red:
// SystolicCore
module SystolicCore(
	input clk,
	input rst,
	input start,
	input mode_conv_mm,
	input isac,
	input isrelu,
	input isbn,
	input [22:0] dfsm_config,
	input all_data_rdy,
	input pe_config_1_1,
	input pe_config_1_2,
	input pe_config_1_3,
	input pe_config_2_1,
	input pe_config_2_2,
	input pe_config_2_3,
	input [7:0] data_horz_1_1,
	input [7:0] data_horz_1_2,
	input [7:0] data_horz_1_3,
	input [7:0] data_horz_2_1,
	input [7:0] data_horz_2_2,
	input [7:0] data_horz_2_3,
	input [7:0] data_obli_1,
	input [7:0] data_obli_2,
	input [7:0] data_obli_3,
	input [7:0] data_obli_4,
	input [7:0] data_obli_5,
	input [7:0] data_obli_6,
	input [15:0] data_bn_1,
	input [15:0] data_bn_2,
	input data_bn_en,
	output data_preread,
	output [7:0] dout_1_1,
	output [7:0] dout_1_2,
	output [7:0] dout_1_3,
	output [7:0] dout_1_4,
	output [7:0] dout_2_1,
	output [7:0] dout_2_2,
	output [7:0] dout_2_3,
	output [7:0] dout_2_4,
	output dout_en_1_1,
	output dout_en_1_2,
	output dout_en_1_3,
	output dout_en_1_4,
	output dout_en_2_1,
	output dout_en_2_2,
	output dout_en_2_3,
	output dout_en_2_4
);
Size: ~11,000 cells after synthesis, roughly 1,500 flip-flops, about 240 I/O pins, roughly 0.097 mm² of cells after synthesis.
==> flow/config.mk <==
export PLATFORM = sky130hd
export DESIGN_NAME = SystolicCore
export DESIGN_NICKNAME = SystolicCore
export VERILOG_FILES = /design/flow/design.v
export SDC_FILE = /design/flow/constraint.sdc
export NUM_CORES = 4
export LEC_CHECK = 0
export ABC_AREA = 0
export CAP_MARGIN = 20
export CELL_PAD_IN_SITES_GLOBAL_PLACEMENT = 0
export CORE_MARGIN = 2
export CORE_UTILIZATION = 72
export CTS_CLUSTER_SIZE = 93
export HOLD_SLACK_MARGIN = 0.29
export PLACE_DENSITY_LB_ADDON = 0.24
export SETUP_SLACK_MARGIN = -0.63
export SLEW_MARGIN = 20
export TNS_END_PERCENT = 85
==> flow/constraint.sdc <==
create_clock -name core_clock -period 6.69 [get_ports {clk}]
set_input_delay 1.3380 -clock core_clock [delete_from_list [all_inputs] [get_ports {clk}]]
set_output_delay 1.3380 -clock core_clock [all_outputs]
set_load 0.01 [all_outputs]
run.sh (not shown) runs the stock make flow with config.mk's settings and CLKGATE_MAP_FILE=.
From the logs: red reached the end of the flow and failed the layout checks with setup timing.
For blue, these inputs were changed with respect to red:
# red
export LEC_CHECK = 0
export ABC_AREA = 0
export CAP_MARGIN = 20
export CELL_PAD_IN_SITES_GLOBAL_PLACEMENT = 0
export CORE_MARGIN = 2
export CORE_UTILIZATION = 72
export CTS_CLUSTER_SIZE = 93
export HOLD_SLACK_MARGIN = 0.29
export PLACE_DENSITY_LB_ADDON = 0.24
export SETUP_SLACK_MARGIN = -0.63
export SLEW_MARGIN = 20
export TNS_END_PERCENT = 85
create_clock -name core_clock -period 6.69 [get_ports {clk}]
# blue
export LEC_CHECK = 0
export ABC_AREA = 1
export CAP_MARGIN = 20
export CORE_MARGIN = 2
export CORE_UTILIZATION = 72
export CTS_CLUSTER_SIZE = 77
export PLACE_DENSITY = 0.64
export SLEW_MARGIN = 20
create_clock -name core_clock -period 6.66 [get_ports {clk}]
### Flow results
blue: flow complete, layout not clean; failing: setup timing. The fraction of power spent switching nets in blue sits 1.9 points above the value recorded for red. [compare] base=red new=blue: multiplexer fraction of the synthesized cell area went down 1.2 points, layout clock buffer count higher, share of the core filled with cells picked up an extra 2.5 points, non-clock buffer count rose 288, number of standard-cell rows in the floorplan now sits higher. blue ended with less multi-input gate share of the layout cell area than red. Design area in blue vs red: up 0.012 mm². Of the two values seen for last element of the critical path, dout_1_4[7] was produced by blue and dout_1_3[0] by red. On worst setup slack, red loses to blue.
Setup changes, blue to green
# blue
export LEC_CHECK = 0
export ABC_AREA = 1
export CAP_MARGIN = 20
export CORE_MARGIN = 2
export CORE_UTILIZATION = 72
export CTS_CLUSTER_SIZE = 77
export PLACE_DENSITY = 0.64
export SLEW_MARGIN = 20
create_clock -name core_clock -period 6.66 [get_ports {clk}]
# green
export LEC_CHECK = 0
export ABC_AREA = 1
export CAP_MARGIN = 20
export CORE_MARGIN = 2
export CORE_UTILIZATION = 72
export CTS_CLUSTER_SIZE = 50
export PLACE_DENSITY = 0.78
export SETUP_SLACK_MARGIN = 0.2
export SLEW_MARGIN = 20
create_clock -name core_clock -period 6.96 [get_ports {clk}]
Findings:
Of blue and green, not a single run came through the flow clean.
Final checks on blue, whose flow otherwise completed, came back failing, citing setup timing.
On green: sequential power is 4.3% lower than what blue gave.
Via count: green vs blue down 1.6%
green — tally of non-filler cells in the final layout about 0.8% lower, blue as reference
Relative to blue, the number of global-route vias before repair of green is lower by about 2.7%.
blue reports its worst setup path endpoint as dout_1_4[7] while green reports dout_2_1[4].
Re average via count per standard cell: green is 0.049 down on blue.
Edits applied to the flow inputs when going from green to orange:
# green
export LEC_CHECK = 0
export ABC_AREA = 1
export CAP_MARGIN = 20
export CORE_MARGIN = 2
export CORE_UTILIZATION = 72
export CTS_CLUSTER_SIZE = 50
export PLACE_DENSITY = 0.78
export SETUP_SLACK_MARGIN = 0.2
export SLEW_MARGIN = 20
create_clock -name core_clock -period 6.96 [get_ports {clk}]
# orange
export LEC_CHECK = 0
export ABC_AREA = 1
export CAP_MARGIN = 20
export CORE_MARGIN = 2
export CORE_UTILIZATION = 64
export PLACE_DENSITY = 0.37
export SLEW_MARGIN = 20
create_clock -name core_clock -period 9.48 [get_ports {clk}]
### Flow results
orange went all the way through the flow, and no timing, DRC or antenna check failed. Higher final clock period utilization by the worst path among orange and green: green. Comparing green against orange, there is no change at all in synthesized instance count. Highest metal layer with signal wires = met4: orange; highest metal layer with signal wires = met5: green. Going from green to orange, count of placed standard cells including taps higher, worst endpoint required time went up 2.01 ns, worst setup slack rose 2.08 ns, cell resize tally after clock tree synthesis shrank by about 30%, count of vias placed by the detailed router shows a reduction of 6,082. Cell area | orange vs green | orange smaller.
No activity file was given, so power comes from the tool's default toggle rates.
